==> flow/design.v <==
module fa(
    input a,
    input b,
    input cin,
    output s,
    output cout
);
    assign s = a ^ b  ^ cin;
    assign cout = (a & b) ^ (cin & (a ^ b));
endmodule
module ha(
    input a,
    input b,
    output s,
    output cout
);
    assign s = a ^ b;
    assign cout = a & b;
endmodule
module basic_unit_ha_and(
    input in_x,
    input in_a,
    input in_b,
    output s,
    output cout
);
    wire in_y;
    assign in_y = in_a & in_b;
    assign s = in_x ^ in_y;
    assign cout = in_x & in_y;
endmodule
module basic_unit_fa_and(
    input in_x,
    input in_a,
    input in_b,
    input cin,
    output s,
    output cout
);
    wire in_y;
    assign in_y = in_a & in_b;
    assign s = in_x ^ in_y ^ cin;
    assign cout = (in_x & in_y) ^ (cin & (in_x ^ in_y));
endmodule
module adder_16bit(
    input   [15:0] a,
    input   [15:0] b,
    output  [15:0] out
);
    wire [15:0] s;
    wire [15:0] cout;
    ha i_ha_0 (.a(a[0]), .b(b[0]), .s(s[0]), .cout(cout[0]));
    generate 
        genvar i_adder;
        for(i_adder=1; i_adder<16; i_adder=i_adder+1) begin: adder_for_bits
            fa i_fa (.a(a[i_adder]), .b(b[i_adder]), .cin(cout[i_adder-1]), .s(s[i_adder]), .cout(cout[i_adder]));
        end
    endgenerate
    assign out[15:0] = s[15:0];
endmodule
module lut(
    input [3:0] index,
    output reg [15:0] ei_radian,
    output reg [15:0] tanei
);
    always@(*)
    begin
        case(index)
        4'b0000: begin
            ei_radian = 16'b0000000000000000;
            tanei = 16'h0000;
        end
        4'b0001: begin
            ei_radian = 16'b0110010010000111;
            tanei = 16'h8000;
        end
        4'b0010: begin
            ei_radian = 16'b0011101101011000;
            tanei = 16'h4000;
        end
        4'b0011: begin
            ei_radian = 16'b0001111101011011;
            tanei = 16'h2000;
        end
        4'b0100: begin
            ei_radian = 16'b0000111111101010;
            tanei = 16'h1000;
        end
        4'b0101: begin
            ei_radian = 16'b0000011111111101;
            tanei = 16'h0800;
        end
        4'b0110: begin
            ei_radian = 16'b0000001111111111;
            tanei = 16'h0400;
        end
        4'b0111: begin
            ei_radian = 16'b0000000111111111;
            tanei = 16'h0200;
        end
        4'b1000: begin
            ei_radian = 16'b0000000011111111;
            tanei = 16'h0100;
        end
        4'b1001: begin
            ei_radian = 16'b0000000001111111;
            tanei = 16'h0080;
        end
        4'b1010: begin
            ei_radian = 16'b0000000000111111;
            tanei = 16'h0040;
        end
        4'b1011: begin
            ei_radian = 16'b0000000000011111;
            tanei = 16'h0020;
        end
        4'b1100: begin
            ei_radian = 16'b0000000000001111;
            tanei = 16'h0010;
        end
        4'b1101: begin
            ei_radian = 16'b0000000000000111;
            tanei = 16'h0008;
        end
        4'b1110: begin
            ei_radian = 16'b0000000000000011;
            tanei = 16'h0004;
        end
        4'b1110: begin
            ei_radian = 16'b0000000000000001;
            tanei = 16'h0002;
        end
        default: begin
            ei_radian = 16'b0000000000000000;
            tanei = 16'h0000;
        end
        endcase
    end
endmodule
module add_or_sub_unit(
    input neg,
    input [15:0] ei_radian,
    input [15:0] inner_angle,
    output [15:0] new_inner_angle
);
    wire [15:0] signed_ei_radian;
    assign signed_ei_radian = neg ? {{~{ei_radian}+1}} : ei_radian;
    adder_16bit i_adder_16b_0 (.a(signed_ei_radian), .b(inner_angle), .out(new_inner_angle));
endmodule
module unsigned_unit_first_line(
    input [15:0] in_a,
    input  in_b,
    output [15:0] s
);
    generate
        genvar i_and;
        for(i_and=0;i_and<16;i_and=i_and+1) begin: unsigned_unit_second_line_generate
            assign s[i_and] = in_a[i_and] & in_b;
        end
    endgenerate
endmodule
module unsigned_unit_second_line(
    input [15:0] in_x,
    input [15:0] in_a,
    input  in_b,
    output [15:0] s,
    output [15:0] cout
);
    generate
        genvar i_buh;
        for(i_buh=0;i_buh<16;i_buh=i_buh+1) begin: unsigned_unit_second_line_generate
            basic_unit_ha_and   i_buha  (.in_x(in_x[i_buh]), .in_a(in_a[i_buh]), .in_b(in_b), .s(s[i_buh]), .cout(cout[i_buh]));
        end
    endgenerate
endmodule
module unsigned_unit_line(
    input [15:0] in_x,
    input [15:0] in_a,
    input  in_b,
    input [15:0] cin,
    output [15:0] s,
    output [15:0] cout
);
    generate
        genvar i_buf;
        for(i_buf=0;i_buf<16;i_buf=i_buf+1) begin: unsigned_unit_second_line_generate
            basic_unit_fa_and   i_bufa  (.in_x(in_x[i_buf]), .in_a(in_a[i_buf]), .in_b(in_b), .cin(cin[i_buf]), .s(s[i_buf]), .cout(cout[i_buf]));
        end
    endgenerate
endmodule
module multiply_and_add_unit(
    input [15:0] in,
    input [15:0] a,
    input [15:0] b,
    input neg,
    output [15:0] out
);
    wire [15:0] s_line [15:0];
    wire [15:0] cout_line [15:1];
    unsigned_unit_first_line    i_bul_0 (.in_a(a), .in_b(b[0]), .s(s_line[0]));
    unsigned_unit_second_line   i_bul_1 (.in_x({1'b0, s_line[0][15:1]}), .in_a(a), .in_b(b[1]), .s(s_line[1]), .cout(cout_line[1]));
    unsigned_unit_line          i_bul_2 (.in_x({1'b0, s_line[1][15:1]}), .in_a(a), .in_b(b[2]), .cin(cout_line[1]), .s(s_line[2]), .cout(cout_line[2]));
    generate
        genvar i_bul_mac;
        for(i_bul_mac=2;i_bul_mac<16;i_bul_mac=i_bul_mac+1) begin: unsigned_unit_line_generate
            unsigned_unit_line  i_bul_mac_unit (.in_x({1'b0, s_line[i_bul_mac-1][15:1]}), .in_a(a), .in_b(b[i_bul_mac]), .cin(cout_line[i_bul_mac-1]), .s(s_line[i_bul_mac]), .cout(cout_line[i_bul_mac]));
        end
    endgenerate
    wire [31:0] product_32b;
    generate
        genvar i_s;
        for(i_s=0;i_s<16;i_s=i_s+1) begin: unsigned_output_low_generate
            assign product_32b[i_s] = s_line[i_s][0];
        end
    endgenerate
    adder_16bit i_adder_16b_0 (.a({s_line[15][15:0]}), .b(cout_line[15]), .out(product_32b[31:16]));
    wire [15:0] pos_or_neg;
    assign pos_or_neg = neg ? {{~{product_32b[31:16]}+1}} : {product_32b[31:16]};
    adder_16bit i_adder_16b_1 (.a(in), .b(pos_or_neg), .out(out));
endmodule
module cordic (
    input clk,
    input rst_n,
    input start,
    input [15:0] angle,
    output reg [15:0] cos,
    output reg [15:0] sin
);
    reg [15:0] sampled_angle;
    reg [15:0] inner_angle;
    reg working;
    reg [3:0] state;
    wire [15:0] ei_radian;
    wire [15:0] tanei;
    wire [15:0] new_inner_angle;
    wire [15:0] new_sin;
    wire [15:0] new_cos;
    wire neg;
    always@(posedge clk or negedge rst_n) begin
        if (!rst_n == 1'b1) begin
            sampled_angle <= 16'b0;
        end
        else begin
            if (start == 1'b1) begin
                sampled_angle <= angle;
            end
            else begin
                sampled_angle <= sampled_angle;
            end
        end
    end
    always@(posedge clk or negedge rst_n) begin
        if (!rst_n == 1'b1) begin
            inner_angle <= 16'b0;
        end
        else begin
            if (start == 1'b1) begin
                inner_angle <= 16'b0;
            end
            else begin
                inner_angle <= new_inner_angle;
            end
        end
    end
    always@(posedge clk or negedge rst_n) begin
        if (!rst_n == 1'b1) begin
            working <= 1'b0;
        end
        else begin
            if (start == 1'b1) begin
                working <= 1'b1;
            end
            else begin
                if (state == 4'b1111) begin
                    working <= 1'b0;
                end
                else begin
                    working <= working;
                end
            end
        end
    end
    always@(posedge clk or negedge rst_n) begin
        if (!rst_n == 1'b1) begin
            state <= 4'b0;
        end
        else begin
            if (start == 1'b1) begin
                state <= 4'b0;
            end
            else begin
                if (working == 1'b0) begin
                    state <= 4'b0;
                end
                else begin
                    state <= state + 1;
                end
            end
        end
    end
    always@(posedge clk or negedge rst_n) begin
        if (!rst_n == 1'b1) begin
            sin <= 16'b0;
        end
        else begin
            if (start == 1'b1) begin
                sin <= 16'b0;
            end
            else begin
                if (working == 1'b0) begin
                    sin <= sin;
                end
                else begin
                    sin <= new_sin;
                end
            end
        end
    end
    always@(posedge clk or negedge rst_n) begin
        if (!rst_n == 1'b1) begin
            cos <= 16'b0;
        end
        else begin
            if (start == 1'b1) begin
                cos <= 16'b0100110110111010;
            end
            else begin
                if (working == 1'b0) begin
                    cos <= cos;
                end
                else begin
                    cos <= new_cos;
                end
            end
        end
    end
    lut i_lut_0 (.index(state), .ei_radian(ei_radian),  .tanei(tanei));
    assign neg = (inner_angle <= sampled_angle) ? 0 : 1;
    add_or_sub_unit i_aoru (.neg(neg), .ei_radian(ei_radian), .inner_angle(inner_angle), .new_inner_angle(new_inner_angle));
    multiply_and_add_unit i_mac_cos (.in(cos), .a(tanei), .b(sin), .neg(~neg), .out(new_cos));
    multiply_and_add_unit i_mac_sin (.in(sin), .a(tanei), .b(cos), .neg(neg), .out(new_sin));
endmodule
==> flow/run.sh <==
#!/bin/bash
# the make line also repeats each setting of config.mk as NAME=value (left out here)
make -C /OpenROAD-flow-scripts/flow DESIGN_CONFIG=/design/flow/config.mk WORK_HOME=/design/flow/orfs CLKGATE_MAP_FILE= finish
==> flow/config.mk <==
export PLATFORM = sky130hd
export DESIGN_NAME = cordic
export DESIGN_NICKNAME = cordic
export VERILOG_FILES = /design/flow/design.v
export SDC_FILE = /design/flow/constraint.sdc
export NUM_CORES = 4
export LEC_CHECK = 0
export CAP_MARGIN = 5
export CORE_ASPECT_RATIO = 0.89
export CORE_MARGIN = 2
export CORE_UTILIZATION = 72
export CTS_CLUSTER_DIAMETER = 356
export CTS_CLUSTER_SIZE = 33
export SETUP_SLACK_MARGIN = 1.23
export SLEW_MARGIN = 20
==> flow/constraint.sdc <==
create_clock -name core_clock -period 4.93 [get_ports {clk}]
set_input_delay 0.9860 -clock core_clock [delete_from_list [all_inputs] [get_ports {clk}]]
set_output_delay 0.9860 -clock core_clock [all_outputs]
set_load 0.01 [all_outputs]
==> results.txt, run 1 <==
The layout was made with Yosys and OpenROAD.

The reg-to-reg setup timing slack is -10000 ps. The kind of critical path is register to register. Per the OpenROAD floorplan log, the area of the die is 0.0255 mm². According to the floorplan report, the die width is 169 µm. The via count of the first global-routing pass is 15700.

Of all nets on the critical path, the largest fanout is 4. The count of instantiated cells in the yosys netlist is 1772. For this sky-water flow run, the detailed-routed wirelength per cell is reported as 26.0 µm. The arrival time of data at the worst endpoint is listed as 15170 ps. The core region area is 0.0237 mm².

Sorting the synthesized cells by area gives the leading types as sky130_fd_sc_hd__fa_1, sky130_fd_sc_hd__dfrtp_1, sky130_fd_sc_hd__and3_1. The maximum single-stage delay on the critical path is 660 ps. The number of warnings in the stage logs is 38.

The number of cells on the worst reg-to-reg path is 47. TritonCTS built the clock tree. The number of buffers created by CTS is 9. The internal power contribution is 4.27 mW. The total of warnings raised by yosys is 63.

The post-synthesis cell area is 0.0175 mm². The cell class contributing the biggest share of worst-path delay is adder cells. The number of remaining DRC errors is 0.

The synthesized flop and latch total is 69. The completed layout was analyzed and its total power is 8.84 mW. The pin count of the biggest net entering global routing is 70.

The count of hold-fix buffers inserted at cts is 0. The flow ran to the end, but the layout failed its checks. The timing startpoint of the critical path is state[0]$_DFF_PN0_.

The number of instances in the synthesized netlist is 1772. The area added between synthesis and finish is 23.8%. The net switching fraction of the power is 51.7%. The path with the worst hold slack has its endpoint at sampled_angle[0]$_DFFE_PN0P_. In this run the mean area of a mapped cell was 9.86 µm². The die span in y is 151 µm. The cell depth of the worst hold path is 1. A clean result was blocked by negative setup slack. The critical path buffer and inverter count is 10.

The launch instance of the worst min-delay path is sampled_angle[0]$_DFFE_PN0P_. On the final layout, the worst hold slack is 574 ps. The proportion of synthesized flip-flops having asynchronous set or reset is 100%. The sequential share of power is 11.3%. The initial antenna violation count is 2. The count of pins over their slew limit is 0. With fillers left out, the area of the finished cells amounts to 0.0216 mm². Ranked by instance count, the synthesized netlist is headed by sky130_fd_sc_hd__fa_1, sky130_fd_sc_hd__and3_1, sky130_fd_sc_hd__inv_1. The max-cap violation count is 0. The latest clock arrival within the worst-skew pair is 360 ps. The total count of hold-check failures in the final report is 0. Per STA, the endpoint of the critical path is sin[15]$_DFFE_PN0P_. Summed over its instances, the top area cell type makes up 46.7% of the synthesized netlist area. Per the detailed placement report, the placed cell area equals 0.0203 mm². The leakage power summed over all cells is 11.0 nW. The number of nets handed over by synthesis was 2278.

The CTS H-tree depth is 3. Input and output buffers added on the ports amount to 50. The clock transition time at the flip-flop clock pins of the worst setup and hold paths is 70 ps.

The wire length after detailed routing is 58.9 mm. Setup repair after global routing could not meet its margin everywhere. The number of violations reported at the end of detailed-routing iteration 0 is 1898. The capture instance of the worst register-to-register path is sin[15]$_DFFE_PN0P_. The clock tree root buffer cell is sky130_fd_sc_hd__clkbuf_16. The path category of the worst min-delay check is register to register. The startpoint of the lowest-slack register-to-register path is state[0]$_DFF_PN0_. The power group with the highest consumption is combinational cells. Combinational cells account for 81.0% of the total power. OpenROAD reports that the post-layout worst path occupies 303% of the period. The script logs the ratio of routed vias to standard cells as 6.72. The clock network power is 678 µW.

Per the power-grid run, VDD falls by no more than 0.346 mV. No sink is reached through more buffers than the 2 on the longest clock path. The first detailed-routing pass took 8 iterations. After floorplanning, the core was divided into 53 placement rows. After the last flow step, the layout net total stands at 2461. For this design the total switching power over the nets is 4.57 mW. The total congestion overflow after global routing is 0. Summing all multiplexer cells gives an area fraction of 1.62%.

Summed over all instances, the cell type with the most area after synthesis is sky130_fd_sc_hd__fa_1. Among all flip-flop cells after synthesis, the most frequent one is sky130_fd_sc_hd__dfrtp_1. The routed layout has 15200 vias. The slew check shows that the tightest pin keeps a relative margin of 26.5%. The highest clock frequency the design can meet is 0.0670 GHz. The initial core utilization is 73.6%.

The I/O pin total is 51. The final timing report gives a worst setup slack of -10000 ps. The final timing report counts setup violations totalling 42. The critical path startpoint category is a register. The power density of the placed cells is 408 mW/mm².

The number of nets with antenna violations after routing is 0. The netlist uses 57 different library cells. The critical path crosses 47 cells after its start point. STA classifies the critical path endpoint as a register. The transition time at the pin with the least slew margin is 1100 ps. Global routing consumed, over all layers together, 42.1% of the routing resources.

For the worst setup path, the data required time is 5180 ps. The compound-cell area share of the yosys netlist is 3.72%. The stat command in Yosys gives a chip area of 0.0175 mm². The share of the yosys chip area belonging to registers is 9.88%. The largest non-sequential cell family by area is adder cells. The clock network fraction of total power is 7.7%.

The slowest stage cell on the critical path is sky130_fd_sc_hd__fa_1. Looking at the gate-level netlist, the highest instance count belongs to sky130_fd_sc_hd__fa_1. The placement summary gives the final routability congestion estimate as 0.913.

The cell-mix breakdown from Yosys lists the simple-gate area share as 21.5%. CTS saw 69 sinks. The post-synthesis adder-cell area fraction is 52.4%. The first-pass GRT wire length is 81.5 mm. Combinational cells consume a total of 7.16 mW. The final critical delay including setup and external delays is 14930 ps. For the final database, setup skew stands at 11.5 ps. The HPWL reported at the end of detailed placement is 36.3 mm.

Counting flops with a built-in enable in the synthesized netlist gives 0. Summing the areas of all xor and xnor instances in the mapped netlist gives 2.51% of the synthesized area. Sequential cells consume a total of 1.00 mW.
cell type report:
class,instances,area [µm²]
fillers,908,2100
diodes,1,2.50
repair buffers,331,2820
well taps,302,378
clock buffers,9,225
flip-flops and latches,69,1730
clock inverters,7,62.6
multi-input cells,1342,15600
inverters,202,778
through the flow:
| stage | cells | TNS (ps) | utilization, % | setup slack, ps |
|---|---|---|---|---|
| 2_1_floorplan | 1772 | -217030 | - | -9330 |
| 3_3_place_gp | 2212 | -222920 | 85.4 | -9480 |
| 3_5_place_dp | 2212 | -230570 | 85.4 | -9750 |
| 4_1_cts | 2244 | -226570 | 89.1 | -9560 |
| 5_1_grt | 2262 | -245250 | 91.1 | -10250 |
| 6_report | 2263 | -239250 | 91.1 | -10000 |
routing by layer:
layer | wire [µm] | GRT usage (%) | vias up
met5 | 61 | 0 | -
met4 | 5460 | 23.4 | 2
met3 | 8120 | 9.82 | 491
met2 | 26500 | 68.0 | 1350
met1 | 18700 | 53.3 | 7446
li1 | - | - | 5910
repair_timing:
| item | in CTS | in global routing |
|---|---|---|
| cloned | 1 | 1 |
| pin swaps | 64 | 70 |
| setup endpoints to repair | 46 | 46 |
| gates resized | 116 | 75 |
| buffers inserted | 15 | 17 |
==> inputs of run 2 (changes only) <==
- ABC_AREA: unset -> 1
- CAP_MARGIN: 5 -> 15
- CELL_PAD_IN_SITES_DETAIL_PLACEMENT: unset -> 0
- CORE_ASPECT_RATIO: 0.89 -> 0.66
- CTS_CLUSTER_DIAMETER: 356 -> 197
- CTS_CLUSTER_SIZE: 33 -> 41
- GPL_ROUTABILITY_DRIVEN: unset -> 1
- HOLD_SLACK_MARGIN: unset -> -0.08
- MAX_ROUTING_LAYER: unset -> met4
- MIN_ROUTING_LAYER: unset -> met1
- SETUP_SLACK_MARGIN: 1.23 -> 1.16
- TNS_END_PERCENT: unset -> 5
- clock period: 4.93 -> 8.38 ns (I/O delays scaled with it)
==> results.txt, run 2 <==
The layout was made with Yosys and OpenROAD.

The post-synthesis cell type count is 35. Counting instances in the post-synthesis netlist gives the leading cell types as sky130_fd_sc_hd__nor2_1, sky130_fd_sc_hd__fa_1, sky130_fd_sc_hd__inv_1. The parity-gate share of the synthesized area counting xor and xnor cells is 2.49%. The cell area that synthesis handed to floorplanning was 0.0165 mm².

The dominant power group in this design is combinational cells. The mux contribution to synthesized area is 0%. The clock tree root buffer cell is sky130_fd_sc_hd__clkbuf_16. The routed length per placed instance is 20.5 µm. The compound-cell area share of the yosys netlist is 3.04%. The cell class contributing the biggest share of worst-path delay is adder cells. The number of diodes is 0. The critical path startpoint category is a register. The chip occupies 0.0242 mm². In this run the remaining antenna-violating nets after routing total 0.

The first-pass GRT wire length is 78.3 mm. The ratio of final minimum period to clock period is 175%. The largest non-sequential cell family by area is adder cells.

Adding up every negative setup slack in the final design gives -106400 ps. The reg-to-reg setup timing slack is -6250 ps. The number of buffers created by CTS is 9.

The timing startpoint of the critical path is state[1]$_DFF_PN0_. Across all checked pins, the minimum headroom to the slew limit is 32.1%. The switching power of the nets is 2.14 mW. The run did not pass the layout checks because of negative setup slack. The capture point of the worst register-to-register path is recorded as sin[15]$_DFFE_PN0P_. For this design the top-level I/O count stands at 51.

The worst setup path is captured at a register. The switching portion of total power comes to 51.0%. The critical path buffer and inverter count is 11.

The die is 190 µm wide. The synthesized flop and latch total is 69. The clock network consumes a total of 397 µW.

The STA report counts the stages on the worst setup path as 49. Warnings reported by Yosys during synthesis add up to 63. The count of pins over their slew limit is 0. The startpoint of the lowest-slack register-to-register path is state[1]$_DFF_PN0_. The number of flops mapped to enable cells by yosys is 0.

The initial core utilization is 74.2%. The yosys stat chip area is 0.0165 mm². The latest clock arrival within the worst-skew pair is 360 ps. The power density of the placed cells is 216 mW/mm². The post-synthesis adder-cell area fraction is 55.5%. Entering global routing, the biggest net connects 70 pins.

The count of cells in the finished layout, fillers not included, comes to 2350. The maximum count of clock buffers along a single path is 2. The power report puts the leakage power at 9.94 nW.

Global routing used 44.6% of the available tracks across all layers. The fraction of the mapped netlist area in simple logic gates is 17.9%. From bottom edge to top edge, the die measures 127 µm. The overall via count from detail_route is 13600. The report counts max-capacitance violations totalling 0.

The tally of buffers added on design ports is 50. In the Yosys report the total cell count is 1870. After filler insertion, the fill cell instance count of the layout stands at 1127. The via count of the first global-routing pass is 15000. Per the placement report, the placed cell count is 2335.

The most critical min-delay path falls under register to register. According to the floorplan report, the placeable core area is 0.0222 mm². The endpoint of the worst hold path is reported as sampled_angle[5]$_DFFE_PN0P_. For this run, design rule violations remaining after detail routing come to 0. The number of cells on the worst reg-to-reg path is 49. For the worst setup path, the data arrival time is 14830 ps.

The final net count is 2553. After synthesis, flip-flops and latches occupy 10.5% of the total area. The number of nets in the synthesized netlist is 2376. Relative to the synthesized area, the layout overhead comes to 17.8%.

The number of instances in the synthesized netlist is 1870. Data on the critical path is required at its endpoint by 8590 ps. In the log, the iteration count for the first detailed-route pass is 6. Recorded from the global router log, the overflow total was 0.

The clock network fraction of total power is 9.5%. Endpoints failing hold in the final report were tallied at 0. Buffers added to address setup during post-CTS repair amount to 0.

The largest area contributor in the synthesized netlist is sky130_fd_sc_hd__fa_1. Setup repair after global routing could not meet its margin everywhere. The clock sink count is 69. The maximum clock skew at final layout is 13.8 ps. The run finished, with violations left.

Cell internal power was estimated by the tool at 2.06 mW. The smallest clock period supported by the final layout is computed as 14630 ps. The clock transition time at the flip-flop clock pins of the worst setup and hold paths is 70 ps.

The capture point of the critical path was reported as sin[15]$_DFFE_PN0P_. The total power after layout is 4.19 mW. The worst setup margin is -6250 ps. The number of violations reported at the end of detailed-routing iteration 0 is 1311. The proportion of synthesized flip-flops having asynchronous set or reset is 100%.

The placement stage leaves a total instance area of 0.0190 mm². The wire length after detailed routing is 48.1 mm. The CTS H-tree depth is 3.

The slowest stage of the critical path is the sky130_fd_sc_hd__fa_2 cell. Summing all non-filler instances in the final layout gives an area of 0.0194 mm². The count of hold-fix buffers inserted at cts is 0. The number of warnings in the stage logs is 39. The peak supply drop is 0.153 mV. The sequential power is 522 µW. The leading cell type by number of instances after synthesis is sky130_fd_sc_hd__nor2_1. The most instantiated flip-flop cell in the synthesis netlist is sky130_fd_sc_hd__dfrtp_1. The most critical hold endpoint after final layout shows a slack of 533 ps. The mean instance size in the synthesized netlist is 8.83 µm². The final core utilization is 87.4%. Looking at the max-slew report, the worst-margin pin has a slew of 1020 ps. The power share of the combinational group is 78.1%. Setup slack on the worst path after placement came out at -6140 ps. The largest single stage delay on the critical path is 580 ps. Per report_power, the sequential group accounts for 12.4% of the total. According to the floorplan log, the row count is 44. The cell depth of the worst hold path is 2. The ratio of routed vias to standard cells is 5.80. The highest net fanout along the worst path is 5.

The number of setup violations in the final report is 30. In this run, power in combinational logic comes to 3.28 mW. Timing would allow up to 0.0684 GHz. The final weighted congestion of routability-driven global placement is 0.990.

Summed over its instances, the top area cell type makes up 49.5% of the synthesized netlist area. Yosys attributes the largest share of cell area to sky130_fd_sc_hd__fa_1, sky130_fd_sc_hd__dfrtp_1, sky130_fd_sc_hd__nor2_1. The TritonCTS clock tree is yes. The worst hold path begins at sampled_angle[5]$_DFFE_PN0P_.

The initial antenna violation count came to 0. The kind of critical path is register to register. The timing report shows the most common cell along the critical path to be sky130_fd_sc_hd__fa_1. Detailed placement ended at an HPWL of 39.3 mm.
-- run 2: repair_timing --
action,CTS,global route
pin swaps,8,25
resized,34,13
setup endpoints to repair,36,35
endpoints found under the hold margin,0,0
-- run 2: final cells by class --
type	count	area, µm²	area share, %
Sequential cell	69	1730	8.89
Clock buffer	10	239	1.23
Clock inverter	5	36.3	0.187
Timing Repair Buffer	276	2280	11.7
Tap cell	299	374	1.92
Multi-Input combinational cell	1368	13500	69.7
Inverter	323	1230	6.35
-- run 2: per-layer routing --
metal,vias up,share of wire (%),track usage [%]
li1,5833,-,-
met1,6766,38,59.3
met2,881,45,67.5
met3,158,13,13.0
met4,0,3.6,13.8
met5,-,0,-
==> inputs of run 3 (changes only) <==
- ABC_AREA: 1 -> unset
- CAP_MARGIN: 15 -> 5
- CELL_PAD_IN_SITES_DETAIL_PLACEMENT: 0 -> 2
- CELL_PAD_IN_SITES_GLOBAL_PLACEMENT: unset -> 3
- CORE_ASPECT_RATIO: 0.66 -> 0.82
- CORE_MARGIN: 2 -> 9
- CORE_UTILIZATION: 72 -> 22
- CTS_CLUSTER_SIZE: 41 -> 91
- GPL_TIMING_DRIVEN: unset -> 0
- HOLD_SLACK_MARGIN: -0.08 -> unset
- MIN_ROUTING_LAYER: met1 -> met2
- SLEW_MARGIN: 20 -> 15
- TNS_END_PERCENT: 5 -> unset
- clock period: 8.38 -> 16.3 ns (I/O delays scaled with it)
==> results.txt, run 3 <==
The layout was made with Yosys and OpenROAD.

The clock passes through at most 2 buffers. The total congestion overflow after global routing is 0. The clock network is responsible for 10.0% of the overall power. In this run, the synthesized area fraction spent on adder and majority cells is recorded as 52.4%.

The first global-routing pass estimated 109 mm of wire. The mux contribution to synthesized area is 1.62%. The endpoint class of the critical path is a register.

The worst-case IR drop observed on VDD is 0.0602 mV. Per the CTS log, the maximum H-tree level is 3. The final non-filler cell area is 0.0213 mm².

The power report lists cell-internal power as 1.07 mW. The number of remaining DRC errors is 0. Per the hold report, the tightest min-delay path originates at sampled_angle[14]$_DFFE_PN0P_.

The capturing instance or port of the critical path is cos[15]$_DFFE_PN0P_. The critical path is of the register to register type. The TritonCTS clock tree is yes.

In this run the tool buffered the top-level ports with 49 buffer cells. The proportion of synthesized flip-flops having asynchronous set or reset is 100%. The total of warnings raised by yosys is 63. Per the detail_route report, vias per standard cell equal 6.15.

The floorplan die area is 0.0900 mm². The power share of the combinational group is 74.1%. The average instance in the mapped netlist occupies 9.86 µm². In the final report, the number of hold violations comes to 0. By area the synthesized netlist is led by sky130_fd_sc_hd__fa_1, sky130_fd_sc_hd__dfrtp_1, sky130_fd_sc_hd__and3_1. The net count after synthesis is 2278. The final weighted congestion of routability-driven global placement is 0.896. The core region area is 0.0787 mm².

The yosys stat chip area is 0.0175 mm². Per STA, the startpoint of the critical path is state[1]$_DFF_PN0_. Detailed placement ended at an HPWL of 57.6 mm.

The highest clock frequency the design can meet is 0.0658 GHz. The latest clock arrival within the worst-skew pair is 400 ps. Together, buffers and inverters on the worst path number 13.

The switching power of the nets is 1.25 mW. The most prevalent standard cell on the critical path is sky130_fd_sc_hd__fa_2. The top cell type by area accounts for 46.7% of the synthesized area. Across all register-to-register paths, the minimum setup slack is 1100 ps. Summed over all failing endpoints, the final setup total negative slack is 0 ps. STA lists the endpoint of the worst register-to-register path as cos[15]$_DFFE_PN0P_. The finished design was reported to have a net count of 2407.

Per the detailed-route log, wirelength across all metal layers totals 73.9 mm. Summed over all instances, the cell type with the most area after synthesis is sky130_fd_sc_hd__fa_1. Among all stages on the critical path, the maximum delay recorded is 590 ps. The cell class contributing the biggest share of worst-path delay is adder cells. The via count of the first global-routing pass is 23100. The sequential power is 370 µW. The worst hold path endpoint is sampled_angle[14]$_DFFE_PN0P_. The I/O pin total is 51. The worst setup path is launched from a register. The post-synthesis cell type count is 57. The clock sink count is 69. Sequential cells were found to cover 9.88% of the synthesized design area. Per the summary, power density relative to cell area is 109 mW/mm². The number of violations reported at the end of detailed-routing iteration 0 is 1747. After clock tree synthesis, the flow added hold-fix buffers numbering 0. Entering global routing, the biggest net connects 47 pins. The final timing report counts setup violations totalling 0. Power comes to 2.32 mW.

The number of optimization iterations in the first detailed-route pass is 5. Per the synthesis report, the AND-OR/OR-AND share of the synthesized area is 3.72%. The final critical delay including setup and external delays is 15200 ps. The total area of multi-input combinational cells is 0.0149 mm². The data arrival time reported for the critical path is 15510 ps. Setup repair after global routing could not meet its margin everywhere. The finished layout holds 2988 standard cells, fillers aside. The cell-mix breakdown from Yosys lists the simple-gate area share as 21.5%.

Fill cells in the final layout number 8755. Summed over the clock group, the power is 232 µW. Per the post-route antenna check, the number of violating nets is 0. The count of pins over their slew limit is 0. The largest non-sequential cell family by area is adder cells. The post-synthesis cell area is 0.0175 mm². In this run the worst path has a maximum fanout of 10. The cell depth of the worst hold path is 2. The number of flops mapped to enable cells by yosys is 0. The share of the core area taken by cells at floorplan is 22.2%.

Sequential cells account for 15.9% of the total power. Per the OpenROAD floorplan log, the width of the die is 329 µm. The largest share of the power goes to combinational cells. The synthesis stats list as the most numerous cell sky130_fd_sc_hd__fa_1. By count the netlist is led by sky130_fd_sc_hd__fa_1, sky130_fd_sc_hd__and3_1, sky130_fd_sc_hd__inv_1.

Per the OpenROAD floorplan log, the height of the die is 273 µm. The most instantiated flip-flop cell in the synthesis netlist is sky130_fd_sc_hd__dfrtp_1. After Yosys synthesis, XOR and XNOR cells account for 2.51% of the synthesized area. The clock transition time at the flip-flop clock pins of the worst setup and hold paths is 70 ps.

The number of buffers created by CTS is 9. In this run the number of cells on the critical path is 55. The clock tree root buffer cell is sky130_fd_sc_hd__clkbuf_16.

The synthesized flop and latch total is 69. The routed layout has 18400 vias. The run finished with no timing, DRC or antenna violations. The total global routing track utilization is 26.1%. The startpoint of the lowest-slack register-to-register path is state[1]$_DFF_PN0_. In this run, placement finished with an instance count of 2867. The required time at the endpoint of the critical path is 16620 ps. The tightest min-delay check is of the register to register type. For this design, Yosys synthesis ends with a cell count of 1772.

Per the run summary, max-cap violations total 0. After technology mapping, the gate count stands at 1772. For the worst flop-to-flop path, the logic depth is 55. The initial antenna violation count is 7. The remaining max-slew budget at the tightest pin is 21.6%. The maximum clock skew at final layout is 14.7 ps. In this run, power in combinational logic comes to 1.72 mW. Per the breakdown, switching nets consume 53.8% of all power.

The instance area at placement is 0.0193 mm². OpenROAD reports that the post-layout worst path occupies 93.2% of the period. The routed length per placed instance is 24.7 µm. The sequential cell area is 0.00173 mm². The stage logs contain a warning count of 35. The area added between synthesis and finish is 22.1%. Row generation in the floorplan step produced 93 rows. Per the STA report, the cell with the highest stage delay on the worst path is sky130_fd_sc_hd__fa_2. The transition time at the pin with the least slew margin is 1180 ps. The analysis attributes to cell leakage a power of 10.7 nW.
run 3: stage by stage:
stage	utilization [%]	hold WS (ps)	worst slack, ps
after floorplan	-	487	1170
after global placement	24.5	516	-1380
after detailed placement	24.6	531	-1070
after CTS	26.5	548	1150
after global routing	27.1	567	673
final	27.1	539	1100
run 3: per-layer routing:
metal	vias up	track usage, %	part of all wire, %
li1	5819	-	-
met1	6730	-	0
met2	5599	27.1	49
met3	215	39.3	48
met4	0	2.46	3.3
met5	-	-	0
run 3: area by class of cell:
class | instances | area share [%]
clock buffer | 9 | 1.06
sequential | 69 | 8.10
clock inverter | 7 | 0.375
tap | 1045 | 6.13
antenna | 37 | 0.434
timing repair buffer | 118 | 5.00
inverter | 202 | 3.63
buffer | 159 | 5.26
multi-input combinational | 1342 | 70.0
run 3: what timing repair did:
item	4_1_cts	5_1_grt
hold endpoints to repair	0	0
setup buffers	48	20
endpoints found under the setup margin	9	4
gates resized	237	94
pin swaps	108	58
==> inputs of run 4 (changes only) <==
- CAP_MARGIN: 5 -> 20
- CELL_PAD_IN_SITES_DETAIL_PLACEMENT: 2 -> unset
- CELL_PAD_IN_SITES_GLOBAL_PLACEMENT: 3 -> unset
- CORE_ASPECT_RATIO: 0.82 -> unset
- CORE_MARGIN: 9 -> 2
- CORE_UTILIZATION: 22 -> 72
- CTS_CLUSTER_DIAMETER: 197 -> 266
- CTS_CLUSTER_SIZE: 91 -> 74
- GPL_ROUTABILITY_DRIVEN: 1 -> unset
- GPL_TIMING_DRIVEN: 0 -> unset
- HOLD_SLACK_MARGIN: unset -> -0.09
- MAX_ROUTING_LAYER: met4 -> unset
- MIN_ROUTING_LAYER: met2 -> unset
- PLACE_DENSITY_LB_ADDON: unset -> 0.0
- SETUP_SLACK_MARGIN: 1.16 -> 1.3
- SLEW_MARGIN: 15 -> 20
- TNS_END_PERCENT: unset -> 75
- clock period: 16.3 -> 14.0 ns (I/O delays scaled with it)
==> results.txt, run 4 <==
The layout was made with Yosys and OpenROAD.

The count of nets left with antenna violations once routing finished came out at 0. The run reported a max-capacitance violation count of 0. The routed length per placed instance is 20.7 µm. The area added between synthesis and finish is 14.0%. From the final report, the count of setup violators was given as 2. Timing analysis after detailed placement gives a worst setup slack of -720 ps. The total global routing track utilization is 36.5%. The clock network fraction of total power is 9.1%.

The ratio of final minimum period to clock period is 105%. The die outline width is 160 µm. The tally of buffers added on design ports is 50. The number of warnings in the stage logs is 36. Per the synthesis report, the XOR/XNOR share of the synthesized area is 2.51%.

The die is 160 µm tall. The clock network power is 223 µW. Sequential cells were found to cover 9.88% of the synthesized design area. The proportion of synthesized flip-flops having asynchronous set or reset is 100%.

The clock transition time at the flip-flop clock pins of the worst setup and hold paths is 70 ps. The final layout reports a setup TNS of -1230 ps. The kind of critical path is register to register.

In this run the biggest area consumer among cell types represents 46.7% of the synthesized area. The TritonCTS clock tree is yes. In this run the tightest slew margin relative to its limit is 35.2%. Looking at the cell usage after synthesis, the top flip-flop cell is sky130_fd_sc_hd__dfrtp_1. The clock tree root buffer cell is sky130_fd_sc_hd__clkbuf_16. The setup check on the worst reg-to-reg path leaves a slack of -630 ps. In the hold timing report, the worst path depth is 1. The most critical min-delay path falls under register to register. The number of cells on the worst reg-to-reg path is 47. The switching power of the nets is 1.24 mW. The HPWL reported at the end of detailed placement is 32.8 mm. Along the critical path, the tally of buffer and inverter instances is 8.

The internal power contribution is 1.21 mW. The sequential power is 436 µW. The cell family contributing the most delay on the critical path is adder cells. The tightest hold path in the finished design has a slack of 527 ps. The gate-level netlist out of Yosys references 57 unique cell types.

Combinational logic burns 73.2% of the power. The largest non-sequential cell family by area is adder cells. After the first detailed-routing iteration, the DRC count stood at 907.

The area recorded from the Yosys report for this design is 0.0175 mm². Along the worst path, the maximum fanout reaches 3. The via count of the first global-routing pass came to 14400. OpenSTA lists the critical path endpoint as cos[15]$_DFFE_PN0P_. The final non-filler cell area is 0.0199 mm².

The compound-cell area share of the yosys netlist is 3.72%. Across the routed clock network, the largest skew measured is 10.1 ps. The overall via count from detail_route is 13100. The run finished, with violations left. The final weighted congestion of routability-driven global placement is 0.896. The initial core utilization is 72.5%.

Data on the critical path is required at its endpoint by 14280 ps. Counting every instance in the synthesized netlist gives 1772. The I/O pin total is 51.

By area the synthesized netlist is led by sky130_fd_sc_hd__fa_1, sky130_fd_sc_hd__dfrtp_1, sky130_fd_sc_hd__and3_1. Cells fill 82.7% of the core in the end. 0 antenna diodes ended up in the layout.

The row count is 57. The final net count is 2314. The number of buffers created by CTS is 9. In this run, the synthesized area fraction spent on and/or/nand/nor cells is recorded as 21.5%. The most prevalent standard cell on the critical path is sky130_fd_sc_hd__fa_2.

In the hold report, the worst path ends at sampled_angle[0]$_DFFE_PN0P_. The power density of the placed cells is 123 mW/mm². The net switching fraction of the power is 50.6%. The latest clock arrival within the worst-skew pair is 350 ps. The clock sink count is 69. The worst hold path begins at sampled_angle[0]$_DFFE_PN0P_. The endpoint class of the critical path is a register.

The ratio of routed vias to standard cells is 6.12. The total of warnings raised by yosys is 63. Entering global routing, the biggest net connects 83 pins.

The number of remaining DRC errors is 0. The leading cell type by number of instances after synthesis is sky130_fd_sc_hd__fa_1. The maximum count of clock buffers along a single path is 2. Combinational power for this build is 1.80 mW. The post-synthesis cell area is 0.0175 mm². The maximum single-stage delay on the critical path is 600 ps. Sorting the Yosys area breakdown by cell type puts at the top sky130_fd_sc_hd__fa_1. The core region area is 0.0241 mm². The first global-routing pass estimated 73.2 mm of wire. The final critical delay including setup and external delays is 14630 ps. The post-synthesis adder-cell area fraction is 52.4%. The number of nets in the synthesized netlist is 2278. A clean result was blocked by negative setup slack. The H-tree was split into 3 levels. The peak supply drop is 0.142 mV. Counting flops with a built-in enable in the synthesized netlist gives 0. The synthesized flop and latch total is 69. The count of instantiated cells in the yosys netlist is 1772.

The timing startpoint of the critical path is state[1]$_DFF_PN0_. The cell depth of the worst setup path is 47. After synthesis, the most frequently instantiated cells are sky130_fd_sc_hd__fa_1, sky130_fd_sc_hd__and3_1, sky130_fd_sc_hd__inv_1. Once routing completed, OpenROAD measured the worst setup slack at -631 ps. The wire length after detailed routing is 44.1 mm.

The total count of hold-check failures in the final report is 0. The power group with the highest consumption is combinational cells. The mux contribution to synthesized area is 1.62%. The initial antenna violation count is 0. The completed layout was analyzed and its total power is 2.46 mW. The transition time at the pin with the least slew margin is 972 ps.

The instance area at placement is 0.0191 mm². Per the timing report, the most critical flop-to-flop path originates at state[1]$_DFF_PN0_. In this run the static leakage power is 10.3 nW. The highest clock frequency the design can meet is 0.0683 GHz. Setup repair after global routing could not meet its margin everywhere.

Per the final report, max-transition violations number 0. For this run, the number of standard cells in the final layout without fillers is 2137. The total congestion overflow after global routing is 0.

The worst register-to-register path ends at cos[15]$_DFFE_PN0P_. The cell total after placement is 2099. The critical path startpoint category is a register. The OpenROAD report gives the critical path a data arrival time of 14910 ps.

The power report attributes to the sequential group a share of 17.7%. The floorplan die area is 0.0255 mm². The slowest stage cell on the critical path is sky130_fd_sc_hd__fa_2. The mean instance size in the synthesized netlist is 9.86 µm². The number of optimization iterations in the first detailed-route pass is 6.
[run 4: what timing repair did]
item                                    CTS  global route
pin swaps                                67            49
endpoints found under the setup margin   10            12
setup buffers                            15             6
cloned                                    1             0
hold buffers                              0             0
resized                                  45            56
[run 4: final cells by class]
class,count,area [µm²]
clock inverters,6,47.5
flip-flops and latches,69,1730
fillers,1460,4170
well taps,324,405
clock buffers,10,229
multi-input cells,1342,15200
repair buffers,184,1600
inverters,202,766
[run 4: per-layer routing]
layer | part of all wire (%) | vias to the layer above | track usage [%]
met5 | 0 | - | 0
met1 | 38 | 6782 | 47.3
li1 | - | 5619 | -
met4 | 5.6 | 0 | 18.4
met2 | 50 | 542 | 61.5
met3 | 6.6 | 140 | 4.73
==> inputs of run 5 (changes only) <==
- CTS_CLUSTER_DIAMETER: 266 -> 356
- CTS_CLUSTER_SIZE: 74 -> unset
- HOLD_SLACK_MARGIN: -0.09 -> unset
- PLACE_DENSITY_LB_ADDON: 0.0 -> unset
- SETUP_SLACK_MARGIN: 1.3 -> 1.57
- TNS_END_PERCENT: 75 -> unset
- clock period: 14.0 -> 6.64 ns (I/O delays scaled with it)
==> results.txt, run 5 <==
The layout was made with Yosys and OpenROAD.

The flow ran to the end, but the layout failed its checks. The layout checks failed on negative setup slack. The remaining max-slew budget at the tightest pin is 34.8%. The worst setup margin is -7890 ps. The final cell count without fillers is 2264. The main area contributors are sky130_fd_sc_hd__fa_1, sky130_fd_sc_hd__dfrtp_1, sky130_fd_sc_hd__and3_1.

The number of nets with antenna violations after routing is 0. The most instantiated flip-flop cell in the synthesis netlist is sky130_fd_sc_hd__dfrtp_1. The initial antenna violation count is 1. The commonest cells after synthesis are sky130_fd_sc_hd__fa_1, sky130_fd_sc_hd__and3_1, sky130_fd_sc_hd__inv_1. From left edge to right edge, the die measures 160 µm.

The final critical delay including setup and external delays is 14530 ps. The stage logs contain a warning count of 38. The floorplan die area is 0.0255 mm². The synthesized netlist contains 57 unique library cells. The number of buffers created by CTS is 9. The die is 160 µm tall.

The largest area contributor in the synthesized netlist is sky130_fd_sc_hd__fa_1. The initial utilization of the core area, before any placement, comes to 72.5%. The share of the yosys chip area belonging to registers is 9.88%.

For reference, the final report shows the hold violation count at 0. The number of setup violations in the final report is 37. The yosys stat chip area is 0.0175 mm². Dividing the detail-routed via count by the number of cells gives 6.04. The latest clock arrival within the worst-skew pair is 360 ps. The final core utilization is 88.1%.

The worst setup path is launched from a register. The maximum clock skew at final layout is 14.6 ps. The switching power of the nets is 2.83 mW. Yosys mapped a number of flops with a built-in enable equal to 0. The worst path uses 219% of the clock period. The max-cap violation count is 0. The endpoint class of the critical path is a register. The area added between synthesis and finish is 21.5%. The synthesis run shows multiplexers occupying 1.62% of the cell area.

The TritonCTS clock tree is yes. Counting pins that exceed their max-slew limit in the final report gives 0. The compound-cell area share of the yosys netlist is 3.72%.

The capturing instance or port of the critical path is sin[15]$_DFFE_PN0P_. The routed layout has 13700 vias. The kind of critical path is register to register. The data arrival time of the critical path is 14770 ps.

Timing would allow up to 0.0688 GHz. The power density of the placed cells is 274 mW/mm². The launch point of the critical path was reported as state[0]$_DFF_PN0_. The final weighted congestion of routability-driven global placement is 0.878. The internal power contribution is 2.98 mW. The synthesized netlist occupies a cell area of 0.0175 mm². The number of cells on the worst hold path is listed as 1. The clock passes through at most 2 buffers. The highest supply drop recorded on VDD is 0.266 mV. Sorting the synthesis cell report by count puts at the top sky130_fd_sc_hd__fa_1.

For the worst min-delay path, the startpoint reported by OpenROAD is sampled_angle[0]$_DFFE_PN0P_. The HPWL reported at the end of detailed placement is 35.3 mm. The worst register-to-register path depth is 44. The timing report shows that the slowest cell on the worst path is sky130_fd_sc_hd__fa_2. The sequential share of power is 12.5%. Row generation in the floorplan step produced 57 rows. The average instance in the mapped netlist occupies 9.86 µm². Per the Yosys statistics, synthesis produced 1772 cells. The clock network power is 498 µW. The number of violations reported at the end of detailed-routing iteration 0 is 952.

The via count of the first global-routing pass is 15400. The cell class contributing the biggest share of worst-path delay is adder cells. The clock tree root buffer cell is sky130_fd_sc_hd__clkbuf_16. The sequential power is 727 µW.

The clock transition time at the flip-flop clock pins of the worst setup and hold paths is 70 ps. The path category of the worst min-delay check is register to register. After Yosys synthesis, and, or, nand and nor cells account for 21.5% of the synthesized area. The longest incremental delay of any stage on the critical path is reported as 600 ps. The total global routing track utilization is 38.9%. The synthesized design contains 69 register bits. The core region area is 0.0241 mm². Wires add up to 47.2 mm. The worst hold path endpoint is sampled_angle[0]$_DFFE_PN0P_.

Counting buffers and inverters, the worst setup path is 44 cells deep. Counting flops with an async set or reset pin after synthesis yields a share of 100%. The routed length per placed instance is 20.8 µm. In the final design database the tool counted 2440 nets. The capture instance of the worst register-to-register path is sin[15]$_DFFE_PN0P_. CTS built an H-tree with a depth of 3. The post-synthesis adder-cell area fraction is 52.4%. Combinational cells account for 78.9% of the total power. The tally of buffers added on design ports is 50. The number of remaining DRC errors is 0. The total power after layout is 5.81 mW. The reg-to-reg setup timing slack is -7890 ps. The first global-routing pass estimated 77.6 mm of wire. During synthesis, Yosys emitted a total of 63 warnings. Counting every instance in the synthesized netlist gives 1772. The share of synthesized area in the top cell type comes to 46.7%.

The startpoint of the lowest-slack register-to-register path is state[0]$_DFF_PN0_. The cell total after placement is 2224. The tree built by TritonCTS fans out to 69 sinks.

The clock network fraction of total power is 8.6%. The power report puts the leakage power at 11.0 nW. For reference, XOR and XNOR gates occupy 2.51% of the area reported after synthesis. The highest net fanout along the worst path is 4. The largest non-sequential cell family by area is adder cells. The number of nets in the synthesized netlist is 2278. The number of optimization iterations in the first detailed-route pass is 5. Entering global routing, the biggest net connects 70 pins.

By instance count, the cell type seen most on the critical path is sky130_fd_sc_hd__fa_2. The net switching fraction of the power is 48.7%. The transition time recorded at the tightest slew-check pin is 979 ps. The critical path endpoint has a required time of 6880 ps.

Together, buffers and inverters on the worst path number 4. The power group with the highest consumption is combinational cells. Setup repair after global routing could not meet its margin everywhere.

The power dissipated in combinational cells is 4.59 mW. The total congestion overflow after global routing is 0. 51 I/O pins were placed.
==> run 5: repair_timing <==
action                     CTS  global route
pin swaps                   39            43
setup endpoints to repair   42            42
gates resized               93            57
setup buffers               14             8
gates cloned                 1             0
hold buffers                 0             0
==> run 5: layout make-up <==
cell class	instances	area [µm²]
antenna	1	2.50
clock buffer	9	225
clock inverter	7	62.6
fill	1211	2870
inverter	202	766
multi-input combinational	1343	15500
sequential	69	1730
tap	324	405
timing repair buffer	309	2580
==> run 5: metal layers <==
layer | track usage [%] | share of wire [%] | vias up
li1 | - | - | 5858
met3 | 5.53 | 6.8 | 145
met5 | 0 | 0 | -
met1 | 49.9 | 37 | 7014
met4 | 19.6 | 5.4 | 0
met2 | 65.7 | 51 | 666
==> run 5: per-stage QoR <==
stage | setup TNS, ps | hold WS, ps | setup slack (ps) | cell area [µm²]
6_report | -160200 | 527 | -7890 | 21200
5_1_grt | -170180 | 552 | -8260 | 21200
4_1_cts | -157750 | 528 | -7840 | 20900
3_5_place_dp | -164510 | 512 | -8120 | 20200
3_3_place_gp | -158330 | 500 | -7870 | 20200
2_1_floorplan | -150650 | 487 | -7620 | 18200
==> inputs of run 6 (changes only) <==
- CAP_MARGIN: 20 -> 15
- CELL_PAD_IN_SITES_DETAIL_PLACEMENT: unset -> 0
- CORE_ASPECT_RATIO: unset -> 0.56
- CORE_UTILIZATION: 72 -> 71
- CTS_CLUSTER_DIAMETER: 356 -> 197
- CTS_CLUSTER_SIZE: unset -> 34
- GPL_ROUTABILITY_DRIVEN: unset -> 1
- MAX_ROUTING_LAYER: unset -> met5
- MIN_ROUTING_LAYER: unset -> met1
- PLACE_DENSITY_LB_ADDON: unset -> 0.0
- SETUP_SLACK_MARGIN: 1.57 -> 1.16
- SLEW_MARGIN: 20 -> 25
- clock period: 6.64 -> 8.82 ns (I/O delays scaled with it)
==> results.txt, run 6 <==
The layout was made with Yosys and OpenROAD.

The synthesized netlist was found by Yosys to have 1772 cells. The final net count is 2409. The number of setup violations in the final report is 30. The script parses the final routing iteration and logs DRC violations as 0.

The cell depth of the worst hold path is 2. The first global-routing pass estimated 87.7 mm of wire. The flow measured a signed area growth from synthesis to layout of 22.0%. The clock transition time at the flip-flop clock pins of the worst setup and hold paths is 80 ps.

The routed length per placed instance is 26.9 µm. The timing report gives the biggest stage delay along the critical path as 620 ps. The TritonCTS clock tree is yes. The total global routing track utilization is 46.1%. The power share of the combinational group is 78.3%. Of the total synthesized cell area, the portion taken by AND, OR, NAND and NOR gates is 21.5%. The critical path in the final layout is reported with a setup slack of -5910 ps. Dividing the synthesized area by the synthesized cell count gives 9.86 µm². The synthesis stat section lists a flop and latch total of 69. The capture instance of the worst register-to-register path is sin[15]$_DFFE_PN0P_. Max-cap violations in this run came to 0. The total power after layout is 4.85 mW. After Yosys synthesis, full adders, half adders and majority gates account for 52.4% of the synthesized area. Per the skew report, the later register of the worst-skew pair sees a clock latency of 390 ps.

The launch instance of the worst min-delay path is sampled_angle[15]$_DFFE_PN0P_. Warnings raised by the tools during the run amount to 36. The chip occupies 0.0259 mm². The pre-CTS setup check shows a worst slack of -5860 ps. The worst setup path is captured at a register.

The reg-to-reg setup timing slack is -5910 ps. The highest supply drop recorded on VDD is 0.169 mV. The sequential power is 593 µW. The timing startpoint of the critical path is state[0]$_DFF_PN0_.

The most prevalent standard cell on the critical path is sky130_fd_sc_hd__fa_2. Setup repair after global routing could not meet its margin everywhere. A clean result was blocked by negative setup slack.

The leakage power summed over all cells is 10.9 nW. The power density of the placed cells is 227 mW/mm². The final-layout fill cell count is 970. The final critical delay including setup and external delays is 14730 ps. The die span in y is 121 µm. The startpoint of the lowest-slack register-to-register path is state[0]$_DFF_PN0_. The highest clock frequency the design can meet is 0.0679 GHz. The final weighted congestion of routability-driven global placement is 0.953. Per the synthesis report, the dominant area consumer among library cells is sky130_fd_sc_hd__fa_1. The number of instances in the synthesized netlist is 1772. The maximum clock skew at final layout is 16.6 ps. The required time at the endpoint of the critical path is 9100 ps. The power group with the highest consumption is combinational cells. Counting distinct cell types in the post-synthesis netlist gives 57. The H-tree was split into 3 levels. The main area contributors are sky130_fd_sc_hd__fa_1, sky130_fd_sc_hd__dfrtp_1, sky130_fd_sc_hd__and3_1. During synthesis, Yosys emitted a total of 63 warnings.

For this block, the initial DRC count from the detailed router was 2321. After Yosys synthesis, AND-OR and OR-AND compound gates account for 3.72% of the synthesized area. The power dissipated in combinational cells is 3.79 mW. For reference, XOR and XNOR gates occupy 2.51% of the area reported after synthesis. The sequential cell area is 0.00173 mm². Measured against the total synthesized area, the mux share comes to 1.62%. After synthesis, the most frequently instantiated cells are sky130_fd_sc_hd__fa_1, sky130_fd_sc_hd__and3_1, sky130_fd_sc_hd__inv_1.

Pin placement for this block handled 51 I/O pins. The data arrival time of the critical path is 15010 ps. The capturing instance or port of the critical path is sin[15]$_DFFE_PN0P_.

The kind of critical path is register to register. The total area of multi-input combinational cells is 0.0156 mm². Looking at the clock tree report, the maximum root-to-sink buffer count equals 2. The initialized floorplan defines 42 standard-cell rows. The clock tree root buffer cell is sky130_fd_sc_hd__clkbuf_16.

The proportion of synthesized flip-flops having asynchronous set or reset is 100%. The share of the Yosys chip area taken by registers is 9.88%. The flow ran to the end, but the layout failed its checks. The remaining max-slew budget at the tightest pin is 34.9%. The core region area is 0.0239 mm². The cell class contributing the biggest share of worst-path delay is adder cells.

The cell area that synthesis handed to floorplanning was 0.0175 mm². Pins over their slew limit in the final report were tallied at 0. The final hold violation count recorded for this run is 0. The iteration count recorded for the first detailed-route pass is 6. After layout, the worst path uses 167% of the clock period. The most frequently used library cell after synthesis is sky130_fd_sc_hd__fa_1. The pin count of the biggest net entering global routing is 83. On the critical path, the stage with the largest delay is an instance of sky130_fd_sc_hd__fa_2. The yosys stat chip area is 0.0175 mm².

The HPWL reported at the end of detailed placement is 39.1 mm. The worst hold path endpoint is sampled_angle[15]$_DFFE_PN0P_. Clock network power for this build is 460 µW. The most used flip-flop cell after synthesis is sky130_fd_sc_hd__dfrtp_1. For this run, the detailed router reports a per-instance via density of 6.78. As logged by OpenROAD, the buffers inserted on ports number 50. The via count of the first global-routing pass came to 15800. The area fraction of the largest cell type after synthesis is 46.7%. The highest net fanout along the worst path is 7. The switching power of the nets is 2.49 mW. The overall via count from detail_route is 15200. After detailed routing, the total wire length is 60.4 mm.

The largest non-sequential cell family by area is adder cells. Yosys mapped a number of flops with a built-in enable equal to 0. The initial antenna violation count is 3. Sequential cells burn 12.2% of the power.

STA shows the worst reg2reg path with a cell count of 47. The initial core utilization is 73.1%. The total congestion overflow after global routing is 0. The number of buffers created by CTS is 9.

The number of nets in the synthesized netlist is 2278. Of the total power, the clock network draws 9.5%. The critical path startpoint category is a register. The net switching fraction of the power is 51.3%.

The die outline width is 214 µm. The most critical min-delay path falls under register to register. The transition time at the pin with the least slew margin is 977 ps. The script reports the combined buffer and inverter count of the critical path as 10. CTS saw 69 sinks. Once detail routing completed, the nets flagged for antenna violations numbered 0. The STA report counts the stages on the worst setup path as 47. The power report lists cell-internal power as 2.36 mW.
## run 6: what timing repair did
action	in CTS	in global routing
cloned	1	0
setup endpoints to repair	35	36
pin swaps	47	42
hold buffers	0	0
setup buffers	20	8
gates resized	126	51
## run 6: final cells by class
cell class | count | area share [%]
multi-input combinational | 1342 | 73.1
timing repair buffer | 279 | 11.6
sequential | 69 | 8.11
inverter | 202 | 3.59
tap | 330 | 1.94
clock buffer | 9 | 1.06
clock inverter | 7 | 0.581
antenna | 3 | 0.0352
## run 6: metal layers
metal  track usage [%]  wire length, µm  vias to the layer above
li1                  -                -                     5809
met1              63.4            20900                     7431
met2              66.1            25500                     1501
met3              16.7             9780                      440
met4              21.2             4080                        2
met5                 0               50                        -
## run 6: per-stage QoR
| stage | TNS, ps | utilization [%] | cell area [µm²] | cells | hold WS [ps] |
|---|---|---|---|---|---|
| floorplan | -80110 | - | 18200 | 1772 | 487 |
| global placement | -86300 | 83.5 | 20000 | 2193 | 502 |
| detailed placement | -89900 | 83.5 | 20000 | 2193 | 507 |
| CTS | -86610 | 87.9 | 21000 | 2230 | 520 |
| global route | -98920 | 89.2 | 21300 | 2240 | 582 |
| finish | -92200 | 89.2 | 21300 | 2241 | 555 |
==> inputs of run 7 (changes only) <==
- ABC_AREA: unset -> 1
- CAP_MARGIN: 15 -> 20
- CELL_PAD_IN_SITES_DETAIL_PLACEMENT: 0 -> unset
- CORE_ASPECT_RATIO: 0.56 -> unset
- CORE_UTILIZATION: 71 -> 66
- CTS_CLUSTER_DIAMETER: 197 -> 348
- CTS_CLUSTER_SIZE: 34 -> unset
- GPL_ROUTABILITY_DRIVEN: 1 -> unset
- MAX_ROUTING_LAYER: met5 -> unset
- MIN_ROUTING_LAYER: met1 -> unset
- PLACE_DENSITY: unset -> 0.37
- PLACE_DENSITY_LB_ADDON: 0.0 -> unset
- SETUP_SLACK_MARGIN: 1.16 -> unset
- SLEW_MARGIN: 25 -> 20
- clock period: 8.82 -> 10.0 ns (I/O delays scaled with it)
==> results.txt, run 7 <==
The layout was made with Yosys and OpenROAD.

The run finished, with violations left. Failing layout checks were recorded as negative setup slack. The most instantiated flip-flop cell in the synthesis netlist is sky130_fd_sc_hd__dfrtp_1. The final net count is 2538.

OpenROAD emitted warnings numbering 38. Setup slack on the worst reg-to-reg path comes out at -4370 ps. Per the skew report, the later register of the worst-skew pair sees a clock latency of 360 ps. The transition time at the pin with the least slew margin is 1120 ps. The type recorded for the worst min-delay path is register to register. The total of warnings raised by yosys is 63. The critical path startpoint category is a register. The startpoint of the lowest-slack register-to-register path is state[0]$_DFF_PN0_.

The power group with the highest consumption is combinational cells. The share of the yosys chip area belonging to registers is 10.5%. The final report gives the core utilization as 80.2%. The sequential cell area is 0.00173 mm². The area growth from synthesis to layout is 18.8%. The most critical hold endpoint after final layout shows a slack of 496 ps. STA puts the critical path data arrival time at 14560 ps. In the synthesized netlist, the dominant kind of combinational cell is adder cells. The remaining max-slew budget at the tightest pin is 25.3%. The number of instances in the synthesized netlist is 1870.

The via count of the first global-routing pass is 14300. The die span in y is 162 µm. Per the detailed-route log, wirelength across all metal layers totals 44.3 mm. 0 antenna diodes ended up in the layout.

After synthesis, the most frequently instantiated cells are sky130_fd_sc_hd__nor2_1, sky130_fd_sc_hd__fa_1, sky130_fd_sc_hd__inv_1. The cell class contributing the biggest share of worst-path delay is adder cells. The row count is 57.

The area recorded from the Yosys report for this design is 0.0165 mm². The mean instance size in the synthesized netlist is 8.83 µm². The switching power of the nets is 1.77 mW. The most critical setup path has its endpoint at sin[15]$_DFFE_PN0P_.

Power attributed to the clock group is 360 µW. The synthesized flop and latch total is 69. The routed length per placed instance is 18.7 µm. Per the run summary, max-cap violations total 0. Per the OpenROAD floorplan log, the area of the core is 0.0245 mm². The post-synthesis cell area is 0.0165 mm². The leakage power summed over all cells is 9.83 nW. The most prevalent standard cell on the critical path is sky130_fd_sc_hd__fa_2.

The largest total area in the synthesized netlist belongs to sky130_fd_sc_hd__fa_1. The post-synthesis cell type count is 35. The final non-filler cell area is 0.0196 mm².

The endpoint class of the critical path is a register. The initial antenna violation count was 0. The routed layout reports a DRC error count of 0.

Logic depth along the worst register-to-register path is recorded as 48. The power dissipated in combinational cells is 2.69 mW. The timing report gives the clock slew at the launch and capture registers of the worst setup and hold paths as 70 ps. Across the routed clock network, the largest skew measured is 19.1 ps.

The horizontal die dimension reported for this design is 162 µm. Counting endpoints that fail hold in the final report gives 0. The net switching fraction of the power is 50.4%. The endpoint identified for the worst register-to-register timing path is sin[15]$_DFFE_PN0P_. According to the report, the first pass of detailed routing completed in 5 iterations. The count of hold-fix buffers inserted at cts is 0. The maximum single-stage delay on the critical path is 600 ps. The number of buffers created by CTS is 9.

The internal power contribution is 1.74 mW. The post-synthesis adder-cell area fraction is 55.5%. The worst setup slack after placement is -4550 ps.

The highest clock frequency the design can meet is 0.0696 GHz. The number of violations reported at the end of detailed-routing iteration 0 is 961. Looking at the critical path, the highest net fanout was 7. The pin count of the biggest net entering global routing is 50. The final max-slew violation count recorded for this run is 0.

The number of setup violations in the final report is 24. The placed instances occupy a cell area of 0.0188 mm². The ratio of final minimum period to clock period is 144%. The CTS H-tree depth is 3. The power share of the combinational group is 76.8%. The parity-gate share of the synthesized area counting xor and xnor cells is 2.49%. The tree is rooted in a sky130_fd_sc_hd__clkbuf_16. The floorplan die area is 0.0263 mm². The total global routing track utilization is 36.5%. By area the synthesized netlist is led by sky130_fd_sc_hd__fa_1, sky130_fd_sc_hd__dfrtp_1, sky130_fd_sc_hd__nor2_1.

The count of instantiated cells in the yosys netlist is 1870. Per the layout area report, the combinational gate area comes to 0.0138 mm². Of the total synthesized cell area, the portion taken by AND-OR and OR-AND cells is 3.04%. The number of nets in the synthesized netlist is 2376.

The I/O pin total is 51. Leaving out filler cells and counting taps, the final layout contains 2361. The first-pass GRT wire length is 72.7 mm. The share of Yosys cell area claimed by the top area cell type is 49.5%. The global route stage reports its total congestion overflow as 0. The number of flops mapped to enable cells by yosys is 0.

The maximum count of clock buffers along a single path is 2. The launch instance of the worst min-delay path is sampled_angle[0]$_DFFE_PN0P_. Sequential cells consume a total of 454 µW.

The initial core utilization is 67.5%. The clock sink count is 69. Routability-driven placement finished with a final weighted congestion of 0.944. The TritonCTS clock tree is yes.

Once placement completed, the tool counted placed cells totaling 2327. The worst-case IR drop observed on VDD is 0.254 mV. Per the OpenROAD timing report, the critical path contains 48 cells. The timing startpoint of the critical path is state[0]$_DFF_PN0_. The tally of buffers added on design ports is 50.

Detailed placement finished with a half-perimeter wire length of 35.1 mm. The OpenROAD report gives the critical path a required time of 10190 ps. After layout, the worst setup slack is -4370 ps.

The worst setup path is of the register to register kind. The final critical delay including setup and external delays is 14370 ps. The share of total power dissipated in sequential elements is 12.9%. The endpoint of the worst hold path is reported as sampled_angle[0]$_DFFE_PN0P_. Summing the areas of all and, or, nand and nor instances in the mapped netlist gives 17.9% of the synthesized area. In the routed layout, each cell is associated on average with a via count of 5.62.

The leading cell type by number of instances after synthesis is sky130_fd_sc_hd__nor2_1. Yosys reported that registers with async set or reset make up 100%. Along the worst hold path, the cell count comes to 2. Fill cells in the final layout number 1631. Setup repair after global routing could not meet its margin everywhere. The slowest stage cell on the critical path is sky130_fd_sc_hd__fa_2. Per the detail_route report, the via count comes to 13300. Summing all multiplexer cells gives an area fraction of 0%. Per the summary, power density relative to cell area is 179 mW/mm². The critical path buffer and inverter count is 10. The clock network is responsible for 10.3% of the overall power. The number of nets with antenna violations after routing is 0.
==> run 7: area by class of cell <==
cell class / count / share of cell area (%)
multi-input combinational: 1368 / 70.3
timing repair buffer: 261 / 10.9
sequential: 69 / 8.82
inverter: 323 / 6.34
tap: 324 / 2.07
clock buffer: 11 / 1.24
clock inverter: 5 / 0.300
==> run 7: per-layer routing <==
| layer | global-route usage [%] | wire [µm] | up-vias |
|---|---|---|---|
| met2 | 61.9 | 22000 | 521 |
| met1 | 47.3 | 16800 | 6813 |
| met4 | 16.8 | 2260 | 0 |
| met3 | 5.11 | 3220 | 130 |
| li1 | - | - | 5807 |
| met5 | 0 | 0 | - |
==> run 7: timing repair <==
item / 4_1_cts / 5_1_grt
gates cloned: 0 / 0
pin swaps: 45 / 28
resized: 69 / 33
endpoints found under the setup margin: 26 / 26
setup buffers: 13 / 5
==> run 7: per-stage QoR <==
step	TNS (ps)	power, mW
3_5_place_dp	-59200	2.95
3_3_place_gp	-56440	2.85
6_report	-55770	3.51
5_1_grt	-63590	3.83
2_1_floorplan	-49320	2.08
4_1_cts	-53940	3.41
Power and IR drop assume default switching activity.
